== run A ==
==> flow/design.v (excerpt) <==
module ALU_STAGE (
  input clock_in,
  input [31:0] a_in,
  input [31:0] b_in,
  input [3:0] uop_in,
  output [31:0] result_out
);
reg [31:0] a_q;
reg [31:0] b_q;
reg [3:0] uop_q;
reg [31:0] result_q;
wire [31:0] alu_result;
ALU #(.DATA_WIDTH(32)) alu0 (
  .a_data_in(a_q),
  .b_data_in(b_q),
  .uop_in(uop_q),
  .result_out(alu_result)
);
always @(posedge clock_in) begin
  a_q <= a_in;
  b_q <= b_in;
  uop_q <= uop_in;
  result_q <= alu_result;
end
assign result_out = result_q;
endmodule
Size in the first run: roughly 2400 cells after synthesis, roughly 100 flip-flops, ~100 I/O pins, about 13000 sq um of cells after synthesis.
clock: 2.68 ns
lec_check: 0
abc_area: 1
cap_margin: 40
core_aspect_ratio: 0.7
core_margin: 2
core_utilization: 72
cts_cluster_diameter: 374
cts_cluster_size: 100
place_density_lb_addon: 0.0
slew_margin: 20
run.sh (not shown) runs the stock make flow with config.mk's settings and CLKGATE_MAP_FILE=.
[flow] run A | stages: complete | final checks: fail | reason: setup timing
[inputs] run B vs run A
# run A
export LEC_CHECK = 0
export ABC_AREA = 1
export CAP_MARGIN = 40
export CORE_ASPECT_RATIO = 0.7
export CORE_MARGIN = 2
export CORE_UTILIZATION = 72
export CTS_CLUSTER_DIAMETER = 374
export CTS_CLUSTER_SIZE = 100
export PLACE_DENSITY_LB_ADDON = 0.0
export SLEW_MARGIN = 20
create_clock -name core_clock -period 2.68 [get_ports {clock_in}]
# run B
export LEC_CHECK = 0
export CAP_MARGIN = 20
export CORE_MARGIN = 2
export CORE_UTILIZATION = 67
export CTS_CLUSTER_DIAMETER = 28
export SETUP_SLACK_MARGIN = 0.17
export SLEW_MARGIN = 20
create_clock -name core_clock -period 3.16 [get_ports {clock_in}]
[summary]
Although run B finished all stages, its layout failed final checks on setup timing.
Of the two values seen for worst hold path class, in2reg was produced by run A and reg2reg by run B.
Taking run A as the reference, in run B worst reg2reg path depth increased by 1 relative to the old numbers, iteration count of the initial detailed-routing pass decreased by 18 relative to the old numbers, total design power decreased by 890 uW relative to the old numbers.
### run B -> run C
# run B
export LEC_CHECK = 0
export CAP_MARGIN = 20
export CORE_MARGIN = 2
export CORE_UTILIZATION = 67
export CTS_CLUSTER_DIAMETER = 28
export SETUP_SLACK_MARGIN = 0.17
export SLEW_MARGIN = 20
create_clock -name core_clock -period 3.16 [get_ports {clock_in}]
# run C
export LEC_CHECK = 0
export CAP_MARGIN = 35
export CORE_MARGIN = 2
export CORE_UTILIZATION = 68
export CTS_CLUSTER_DIAMETER = 244
export CTS_CLUSTER_SIZE = 52
export SLEW_MARGIN = 20
create_clock -name core_clock -period 2.6 [get_ports {clock_in}]
Results
FAIL for each of run C and run B. Tool error GRT-0116 stopped run C during global routing (5_1_grt); no final results. Run B finished all stages; layout check result: FAIL, due to setup timing. Going from run B to run C, post-CTS setup-driven buffer insertion count grows by 11. Run C gives more cell count after placement than run B did. Relative to run B, weighted congestion at the end of routability-driven global placement has gone up in run C. Re post-synthesis net count: no difference whatsoever between run C and run B. In the tables for run C and run B, HPWL after detailed placement reads higher with run C. Run C -> run B: xor and xnor area share after synthesis delta 0, exact match. Run C against run B; x dimension of the die is down slightly. Compared with run B, run C shows count of instances resized after the clock tree is built that has gone up by more than 100%. Diff run C..run B | synthesized-area fraction occupied by ao, oa, aoi and oai cells | unchanged. Share of the core filled by cells before placement in run C is 0.50 points above run B. Total die size in run C vs run B: down 250 sq um.


The RTL this note starts from:
==> flow/design.v <==
module ALU_STAGE (
  input clock_in,
  input [31:0] a_in,
  input [31:0] b_in,
  input [3:0] uop_in,
  output [31:0] result_out
);
reg [31:0] a_q;
reg [31:0] b_q;
reg [3:0] uop_q;
reg [31:0] result_q;
wire [31:0] alu_result;
ALU #(.DATA_WIDTH(32)) alu0 (
  .a_data_in(a_q),
  .b_data_in(b_q),
  .uop_in(uop_q),
  .result_out(alu_result)
);
always @(posedge clock_in) begin
  a_q <= a_in;
  b_q <= b_in;
  uop_q <= uop_in;
  result_q <= alu_result;
end
assign result_out = result_q;
endmodule

module ALU
  #(parameter DATA_WIDTH = 32)(
    input [DATA_WIDTH-1:0]  a_data_in,  
    input [DATA_WIDTH-1:0]  b_data_in,  
    input [3:0]             uop_in,
    output reg [DATA_WIDTH-1:0] result_out
);
always@(*) begin
  case(uop_in)
    4'b0000: result_out = a_data_in + b_data_in;
    4'b0001: result_out = a_data_in - b_data_in;
    4'b0010: result_out = a_data_in|b_data_in;
    4'b0011: result_out = a_data_in&b_data_in;
    4'b0100: result_out = a_data_in^b_data_in;
    4'b1000: result_out = a_data_in;
    4'b1001: result_out = b_data_in;
    4'b1010: result_out = ($signed(a_data_in)<$signed(b_data_in))?32'd1:32'd0;
    4'b1011: result_out = (a_data_in<b_data_in)?32'd1:32'd0;
    4'b1101: result_out = $signed(a_data_in) >>> b_data_in[4:0];
    4'b1110: result_out = a_data_in >> b_data_in[4:0];
    4'b1111: result_out = a_data_in << b_data_in[4:0];
    default: result_out = 32'h00000000;
  endcase
end
endmodule
export LEC_CHECK = 0
export ABC_AREA = 1
export CAP_MARGIN = 20
export CORE_ASPECT_RATIO = 0.5
export CORE_MARGIN = 2
export CORE_UTILIZATION = 72
export CTS_CLUSTER_DIAMETER = 353
export CTS_CLUSTER_SIZE = 100
export PLACE_DENSITY = 0.38
export SETUP_SLACK_MARGIN = 0.44
export SLEW_MARGIN = 20
export TNS_END_PERCENT = 5
create_clock -name core_clock -period 1.46 [get_ports {clock_in}]
The starting point aborted during 3_5_place_dp, error DPL-0033.
Then changed:
==> flow/config.mk (replaced) <==
export PLATFORM = sky130hd
export DESIGN_NAME = ALU_STAGE
export DESIGN_NICKNAME = ALU_STAGE
export VERILOG_FILES = /design/flow/design.v
export SDC_FILE = /design/flow/constraint.sdc
export NUM_CORES = 4
export LEC_CHECK = 0
export CAP_MARGIN = 20
export CORE_MARGIN = 2
export CORE_UTILIZATION = 65
export CTS_CLUSTER_DIAMETER = 27
export SLEW_MARGIN = 20
==> flow/constraint.sdc (replaced) <==
create_clock -name core_clock -period 3.12 [get_ports {clock_in}]
set_input_delay 0.6240 -clock core_clock [delete_from_list [all_inputs] [get_ports {clock_in}]]
set_output_delay 0.6240 -clock core_clock [all_outputs]
set_load 0.01 [all_outputs]
The changed run ran to the end with violations: negative setup slack.
Synthesized area is lower by 15%.
Die area is lower by 5.5%.
Synthesized cell count shrinks by 39%.
Then changed:
--- a/flow/config.mk
+++ b/flow/config.mk
@@ -7,0 +8 @@
+export ABC_AREA = 1
@@ -10,2 +11,4 @@
-export CORE_UTILIZATION = 65
-export CTS_CLUSTER_DIAMETER = 27
+export CORE_UTILIZATION = 72
+export CTS_CLUSTER_DIAMETER = 374
+export CTS_CLUSTER_SIZE = 100
+export PLACE_DENSITY_LB_ADDON = 0.0
==> flow/constraint.sdc (replaced) <==
create_clock -name core_clock -period 2.68 [get_ports {clock_in}]
set_input_delay 0.5360 -clock core_clock [delete_from_list [all_inputs] [get_ports {clock_in}]]
set_output_delay 0.5360 -clock core_clock [all_outputs]
set_load 0.01 [all_outputs]
The changed run ran to the end with violations: negative setup slack. Via count came out higher by 34%. Setup slack is better by 58 ps. Die area increases by 5.5%. Sequential power came out higher by 15%.
Then changed:
--- a/flow/config.mk
+++ b/flow/config.mk
@@ -9,0 +10 @@
+export CORE_ASPECT_RATIO = 0.5
@@ -12 +13 @@
-export CTS_CLUSTER_DIAMETER = 374
+export CTS_CLUSTER_DIAMETER = 353
@@ -14 +15,2 @@
-export PLACE_DENSITY_LB_ADDON = 0.0
+export PLACE_DENSITY = 0.38
+export SETUP_SLACK_MARGIN = 0.22
@@ -15,0 +18 @@
+export TNS_END_PERCENT = 5
==> flow/constraint.sdc (replaced) <==
create_clock -name core_clock -period 1.46 [get_ports {clock_in}]
set_input_delay 0.2920 -clock core_clock [delete_from_list [all_inputs] [get_ports {clock_in}]]
set_output_delay 0.2920 -clock core_clock [all_outputs]
set_load 0.01 [all_outputs]
Now the flow ended with an error in 3_5_place_dp.
Area after synthesis stays the same.
Synthesized cell count stays the same.
Die area went up by 0.34%.
Then changed:
==> flow/config.mk (replaced) <==
export PLATFORM = sky130hd
export DESIGN_NAME = ALU_STAGE
export DESIGN_NICKNAME = ALU_STAGE
export VERILOG_FILES = /design/flow/design.v
export SDC_FILE = /design/flow/constraint.sdc
export NUM_CORES = 4
export LEC_CHECK = 0
export CAP_MARGIN = 20
export CORE_MARGIN = 2
export CORE_UTILIZATION = 9
export SLEW_MARGIN = 20
==> flow/constraint.sdc (replaced) <==
create_clock -name core_clock -period 4.67 [get_ports {clock_in}]
set_input_delay 0.9340 -clock core_clock [delete_from_list [all_inputs] [get_ports {clock_in}]]
set_output_delay 0.9340 -clock core_clock [all_outputs]
set_load 0.01 [all_outputs]
Result: With this change the flow completed without violations. Area after synthesis fell by about 15%. Die size rose to 6.6 times its value. Synthesized cell count falls by 39%.


Setup of P:
// ALU_STAGE: RTL as listed in full above, without the edits since
Settings: LEC_CHECK=0, CAP_MARGIN=20, CORE_MARGIN=2, CORE_UTILIZATION=68, SLEW_MARGIN=20; clock period 3.7 ns.
Changes in Q relative to P:
- changing CORE_UTILIZATION from 68 to 70
- setting CTS_CLUSTER_DIAMETER to 27 for the first time
- setting SETUP_SLACK_MARGIN to 0.87 for the first time
- setting HOLD_SLACK_MARGIN to 0.29 for the first time
- setting CTS_CLUSTER_SIZE to 37 for the first time
- changing the clock period (ns, I/O delays scaled along) from 3.7 to 3.12
Q vs P: number of gates given a new drive strength after cts up in Q. Q did not run to completion, as it errored out during global routing (5_1_grt). Higher final weighted congestion in routability-driven placement goes to Q over P. I/O pin total: P vs Q identical. Q against P; die height is down slightly. The die used by Q is smaller than the one used by P.
--- input diff Q..R ---
- a deleted HOLD_SLACK_MARGIN that had been 0.29
- a deleted SETUP_SLACK_MARGIN that had been 0.87
- a change of CORE_UTILIZATION from 70 to 65
- a change of CTS_CLUSTER_SIZE from 37 to 72
- a change of CTS_CLUSTER_DIAMETER from 27 to 28
- a change of the clock period (ns, I/O delays scaled along) from 3.12 to 3.1
[flow] R | stages: complete | final checks: fail | reason: negative setup slack
Looking at overall chip area, R sits 1200 µm² above Q.
R -> Q: synthesized area delta 0, exact match
Per the comparison of R with Q, floorplan core density now smaller, share of flip-flops with an asynchronous set or reset did not really move, count of buffers added by post-CTS timing repair for setup decreased 34.
R improves on Q in post-place setup slack.
The following lists how S was set up differently from R:
- SETUP_SLACK_MARGIN newly set to -0.01
- MIN_ROUTING_LAYER newly set to met1
- CORE_UTILIZATION changed from 65 to 72
- CTS_CLUSTER_DIAMETER removed (was 28)
- ABC_AREA newly set to 0
- CAP_MARGIN changed from 20 to 35
- CTS_CLUSTER_SIZE removed (was 72)
- TNS_END_PERCENT newly set to 45
- the clock period (ns, I/O delays scaled along) changed from 3.1 to 1.37
## What came out
- S did not make it past detailed placement (3_5_place_dp), where a tool error ended it.
- Re simple-gate share of the synthesized area: no difference whatsoever between S and R.
- Comparing S against R, there is no change at all in cell total in the yosys stat output.
- Between R and S, the core utilization at floorplan is higher for S.
- Diff R -> S: total die size dropped 9.4%; async set-reset flop share out of synthesis barely changed.
- Final weighted congestion in routability-driven placement grows by more than 10% when moving from R to S.
- S vs R — die width dropped by a few percent
- Summary of the comparison: total number of placement rows is lower in S, relative to R.
- S -> R: per-instance average area after synthesis delta 0, exact match
For T, these inputs were changed with respect to S:
- setting CTS_CLUSTER_SIZE to 72 for the first time
- setting HOLD_SLACK_MARGIN to 0.3 for the first time
- setting CTS_CLUSTER_DIAMETER to 33 for the first time
- changing SETUP_SLACK_MARGIN from -0.01 to 0.12
- changing CORE_UTILIZATION from 72 to 58
- changing ABC_AREA from 0 to 1
- changing the clock period (ns, I/O delays scaled along) from 1.37 to 2.14
### Flow results
Of S and T, only S never reached the final stage.
The flow for T finished, though final verification flagged negative setup slack.
For S, the flow was terminated by a tool error in detailed placement (3_5_place_dp) and produced no final design.
T vs S on complex-gate fraction of the synthesized area: T is the lower one.
Area after synthesis (lower): S
T vs S — area share of and/or/nand/nor cells after synthesis rose 32 points.
Share of synthesized cell area in full adder, half adder and majority cells (T over S): decrease, 1.7 points
Comparing S and T, the higher die area is on T.
Mux cell area share after synthesis in T is 14 points below S.
Synthesis area per yosys (T vs. S) increases by more than 10%
In the tables for S and T, placeable core area reads lower with S.
Max synthesized cell count across S and T: T
Relative to S, post-synthesis average cell area has decreased by 29% in T.
The xor/xnor cell area share of the yosys netlist on T is in line with that on S.


## build 69
Starts from the design.v that is shown in full above.
clock: 1.46 ns
lec_check: 0
abc_area: 1
cap_margin: 20
core_aspect_ratio: 0.5
core_margin: 2
core_utilization: 72
cts_cluster_diameter: 353
cts_cluster_size: 100
place_density: 0.89
setup_slack_margin: 0.22
slew_margin: 20
tns_end_percent: 5
Status: build 69 FAILED at detailed placement (3_5_place_dp) (tool error)
> inputs changed (build 69 -> build 84)
- SETUP_SLACK_MARGIN removed (was 0.22)
- TNS_END_PERCENT removed (was 5)
- PLACE_DENSITY changed from 0.89 to 0.38
## What came out
Build 69 | ERROR | detailed placement (3_5_place_dp). detailed placement (3_5_place_dp): build 84 exited with error. Diff build 84..build 69 | synthesized cell count | unchanged. Delta (build 84 minus build 69): share of synthesized cell area in and, or, nand and nor gates flat; die outline height roughly the same; synthesized flop and latch total held; cell total in the yosys stat output barely changed. Build 84 against build 69: post-synthesis instance area ~0 delta; synthesized-area fraction occupied by ao, oa, aoi and oai cells ~0 delta; placer's final routability congestion estimate +about 2.6%. Number of flops mapped to enable cells by yosys: build 84 vs build 69, no meaningful difference. Floorplan net count: build 69 vs build 84 — no meaningful difference. From build 69 to build 84, area enclosed by the die boundary did not move at all.
Input-level comparison between build 1 and build 84:
- swapping 353 for 27 in CTS_CLUSTER_DIAMETER
- clearing ABC_AREA, which used to be 1
- swapping 100 for 37 in CTS_CLUSTER_SIZE
- clearing PLACE_DENSITY, which used to be 0.38
- swapping 72 for 69 in CORE_UTILIZATION
- putting HOLD_SLACK_MARGIN at 0.29 where nothing was set
- clearing CORE_ASPECT_RATIO, which used to be 0.5
- swapping 1.46 for 3.12 in the clock period (ns, I/O delays scaled along)
==> comparison <==
Delta (build 1 minus build 84): post-synthesis mux area share higher, net count entering floorplan lower, placeable core region lower.
The flow for build 1 finished, though final verification flagged setup timing.
Modified inputs, build 64 compared to build 1
- setting ABC_AREA to 0 for the first time
- setting SETUP_SLACK_MARGIN to -0.13 for the first time
- setting MIN_ROUTING_LAYER to met1 for the first time
- setting TNS_END_PERCENT to 45 for the first time
- changing CAP_MARGIN from 20 to 35
- changing CORE_UTILIZATION from 69 to 61
- removing CTS_CLUSTER_DIAMETER (formerly 27)
- removing CTS_CLUSTER_SIZE (formerly 37)
- changing the clock period (ns, I/O delays scaled along) from 3.12 to 2.14
--- outcome ---
- The run showing the smaller number of placed cells counting well taps is build 1.
- Fraction of the core area occupied by cells at floorplan (build 64 over build 1): decrease, 8.4 points
- For build 64, the flow was terminated by a tool error in clock tree synthesis (4_1_cts) and produced no final design.
- Build 64 against build 1: number of cell rows picked up an extra about 7%, die size picked up an extra about 13%, worst slack at placement lost 1.04 ns.
[inputs] build 54 vs build 64
- MIN_ROUTING_LAYER removed (was met1)
- SETUP_SLACK_MARGIN removed (was -0.13)
- TNS_END_PERCENT removed (was 45)
- CAP_MARGIN changed from 35 to 20
- CORE_UTILIZATION changed from 61 to 40
- HOLD_SLACK_MARGIN removed (was 0.29)
- ABC_AREA removed (was 0)
- the clock period (ns, I/O delays scaled along) changed from 2.14 to 3.7
--- outcome ---
Of build 64 and build 54, only build 64 never reached the final stage.
Final weighted congestion of routability-driven global placement (build 54 vs. build 64) decreases by more than 10%
Build 54: worst slack at placement 1.40 ns above build 64
Build 54 against build 64: area of the core increased about 55%; vertical die dimension increased 23%; area figure in the yosys stat output essentially unchanged; standard-cell row count increased 12; half-perimeter wire length after placement decreased 2.7%.
Build 54 against build 64; die size is up by more than half.
### build 54 -> build 24
- setting CTS_CLUSTER_DIAMETER to 375 for the first time
- setting PLACE_DENSITY to 0.39 for the first time
- setting CTS_CLUSTER_SIZE to 98 for the first time
- setting CELL_PAD_IN_SITES_GLOBAL_PLACEMENT to 2 for the first time
- setting SETUP_SLACK_MARGIN to -0.29 for the first time
- changing the clock period (ns, I/O delays scaled along) from 3.7 to 4.0
Results
Between build 24 and build 54, it is build 24 whose non-clock buffer count is lower, by 6.7%.
Power (build 54 / build 24): 1.10
Measured against each other, build 54 and build 24 differ in post-route worst setup slack, the higher figure coming from build 24.
Delta (build 24 minus build 54): met3 routed wirelength decreased by about 24% relative to the old numbers; total of fill cells in the finished design increased by 15 relative to the old numbers.
Power figures rest on the tool's default switching activity, not on a simulated workload.
